==> job 9583: inputs <==
==> flow/design.v <==
module ALU (A, B, ALU_Sel, ALU_Out, Carryout, Overflow);
parameter ADD  = 0;
parameter SUB  = 1;
parameter MUL_HIGH = 2;
parameter MUL_LOW = 3;
input [31:0] A;
input [31:0] B;
input [3:0] ALU_Sel;
output [31:0] ALU_Out;
output Carryout;
output Overflow;
reg[31:0] ALU_32Result;
reg[63:0] ALU_64Result;
always @(*)
begin
    ALU_32Result = 32'h00000000;
    ALU_64Result = 64'h0000000000000000;
    case(ALU_Sel)
        ADD:        ALU_32Result = A + B;
        SUB:        ALU_32Result = A - B;
        MUL_HIGH:	ALU_64Result = A * B;
        MUL_LOW:	ALU_64Result = A * B;
        default:
        begin
            ALU_32Result = 32'h00000000;
            ALU_64Result = 64'h0000000000000000;
        end
    endcase
end
assign ALU_Out = (ALU_Sel == MUL_LOW)? ALU_64Result[31:0]: (ALU_Sel == MUL_HIGH)? ALU_64Result[63:32]:ALU_32Result[31:0];
assign Carryout = 1'b0;
assign Overflow = 1'b0;
endmodule
module alu_top (
    input             clk,
    input      [31:0] A,
    input      [31:0] B,
    input      [3:0]  ALU_Sel,
    output reg [31:0] ALU_Out,
    output reg        Carryout,
    output reg        Overflow
);
reg [31:0] a_q, b_q;
reg [3:0]  sel_q;
wire [31:0] out_d;
wire        carry_d, ovf_d;
ALU u_alu (
    .A(a_q), .B(b_q), .ALU_Sel(sel_q),
    .ALU_Out(out_d), .Carryout(carry_d), .Overflow(ovf_d)
);
always @(posedge clk) begin
    a_q      <= A;
    b_q      <= B;
    sel_q    <= ALU_Sel;
    ALU_Out  <= out_d;
    Carryout <= carry_d;
    Overflow <= ovf_d;
end
endmodule
==> flow/run.sh <==
#!/bin/bash
# the make line also repeats each setting of config.mk as NAME=value (left out here)
make -C /OpenROAD-flow-scripts/flow DESIGN_CONFIG=/design/flow/config.mk WORK_HOME=/design/flow/orfs CLKGATE_MAP_FILE= finish
==> flow/config.mk <==
export PLATFORM = sky130hd
export DESIGN_NAME = alu_top
export DESIGN_NICKNAME = alu_top
export VERILOG_FILES = /design/flow/design.v
export SDC_FILE = /design/flow/constraint.sdc
export NUM_CORES = 4
export LEC_CHECK = 0
export ABC_AREA = 1
export CAP_MARGIN = 15
export CELL_PAD_IN_SITES_DETAIL_PLACEMENT = 2
export CORE_ASPECT_RATIO = 1.03
export CORE_MARGIN = 2
export CORE_UTILIZATION = 33
export GPL_ROUTABILITY_DRIVEN = 1
export GPL_TIMING_DRIVEN = 0
export MAX_ROUTING_LAYER = met5
export MIN_ROUTING_LAYER = met1
export PLACE_DENSITY = 0.55
export SETUP_SLACK_MARGIN = 1.31
export SLEW_MARGIN = 0
export TNS_END_PERCENT = 50
==> flow/constraint.sdc <==
create_clock -name core_clock -period 6.22 [get_ports {clk}]
set_input_delay 1.2440 -clock core_clock [delete_from_list [all_inputs] [get_ports {clk}]]
set_output_delay 1.2440 -clock core_clock [all_outputs]
set_load 0.01 [all_outputs]
==> inputs of job 1765, as changes to job 9583 <==
- ABC_AREA: 1 -> default
- CAP_MARGIN: 15 -> 20
- CELL_PAD_IN_SITES_DETAIL_PLACEMENT: 2 -> default
- CORE_ASPECT_RATIO: 1.03 -> default
- CORE_UTILIZATION: 33 -> 72
- GPL_ROUTABILITY_DRIVEN: 1 -> default
- GPL_TIMING_DRIVEN: 0 -> default
- MAX_ROUTING_LAYER: met5 -> default
- MIN_ROUTING_LAYER: met1 -> default
- PLACE_DENSITY: 0.55 -> 0.64
- SETUP_SLACK_MARGIN: 1.31 -> default
- SLEW_MARGIN: 0 -> 20
- TNS_END_PERCENT: 50 -> default
==> flow/constraint.sdc (replaced) <==
create_clock -name core_clock -period 6.73 [get_ports {clk}]
set_input_delay 1.3460 -clock core_clock [delete_from_list [all_inputs] [get_ports {clk}]]
set_output_delay 1.3460 -clock core_clock [all_outputs]
set_load 0.01 [all_outputs]
==> inputs of job 3230, as changes to job 9583 <==
- ABC_AREA: 1 -> default
- CELL_PAD_IN_SITES_DETAIL_PLACEMENT: 2 -> default
- CORE_UTILIZATION: 33 -> 55
- GPL_ROUTABILITY_DRIVEN: 1 -> 0
- GPL_TIMING_DRIVEN: 0 -> default
- MAX_ROUTING_LAYER: met5 -> default
- PLACE_DENSITY: 0.55 -> 0.6
- SETUP_SLACK_MARGIN: 1.31 -> default
- SLEW_MARGIN: 0 -> 20
- TNS_END_PERCENT: 50 -> 15
==> flow/constraint.sdc (replaced) <==
create_clock -name core_clock -period 10.2 [get_ports {clk}]
set_input_delay 2.0400 -clock core_clock [delete_from_list [all_inputs] [get_ports {clk}]]
set_output_delay 2.0400 -clock core_clock [all_outputs]
set_load 0.01 [all_outputs]
==> inputs of job 9721, as changes to job 9583 <==
- ABC_AREA: 1 -> default
- GPL_TIMING_DRIVEN: 0 -> 1
- HOLD_SLACK_MARGIN: default -> 0.01
- SLEW_MARGIN: 0 -> 20
==> flow/constraint.sdc (replaced) <==
create_clock -name core_clock -period 10.2 [get_ports {clk}]
set_input_delay 2.0400 -clock core_clock [delete_from_list [all_inputs] [get_ports {clk}]]
set_output_delay 2.0400 -clock core_clock [all_outputs]
set_load 0.01 [all_outputs]
==> results.yml <==
# synthesis and place-and-route metrics
outcome:
  status: "complete, no violations"
global_route:
  grt_use_met3_pct: 3.243
placement:
  dp.cells: 5707
  pre_cts_ws_ps: 948.2
floorplanning:
  design.core.area_um2: 114900
yosys:
  synth-seq-area-share_pct: 5.227
  yosys-top-cells-area: "fa_1 (47%), ha_1 (9.7%), and2_1 (9.5%)"
  adder_share_pct: 56.55
  synth_cells: 4257
# the run above: job 9721

==> results.yml <==
# synthesis and place-and-route metrics
final_layout:
  nFillCells: 6365
yosys:
  synth-seq-area-share_pct: 5.227
  yosys-top-cells-area: "fa_1 (47%), ha_1 (9.7%), and2_1 (9.5%)"
  adder_share_pct: 56.55
floorplanning:
  design.core.area_um2: 69160
global_route:
  grt_use_met3_pct: 5.099
placement:
  dp.cells: 5078
  pre_cts_ws_ps: 1592
outcome:
  status: "complete, no violations"
# the run above: job 3230

==> results.yml <==
# yosys + openroad results
floorplanning:
  design.core.area_um2: 124100
outcome:
  tool.error: "[ERROR GRT-0232] Routing congestion too high. Check the congestion heatmap in the GUI."
  status: "stopped before the end"
  stop_stage: "global routing (5_1_grt)"
global_route:
  grt_use_met3_pct: 49.59
yosys:
  adder_share_pct: 52.35
  synth_cells: 5727
placement:
  dp.cells: 7492
# the run above: job 9583

==> results.yml <==
# synthesis and place-and-route metrics
global_route:
  grt_pass1_vias: 35650
  grt.total_usage_pct: 45.76
  grt_use_met3_pct: 12.14
yosys:
  synth-seq-area-share_pct: 5.227
  synth_cells: 4257
  adder_share_pct: 56.55
floorplanning:
  design.core.area_um2: 52550
drt:
  route.met2.wl_um: 58690
  drt_pass1_iterations: 6
outcome:
  failed_checks: "negative setup slack"
  status: "finished with violations"
placement:
  pre_cts_ws_ps: -968.3
  dp.cells: 5282
timing:
  setup_ws_ps: -848.5
  finalSetupViolCount: 32
# the run above: job 1765

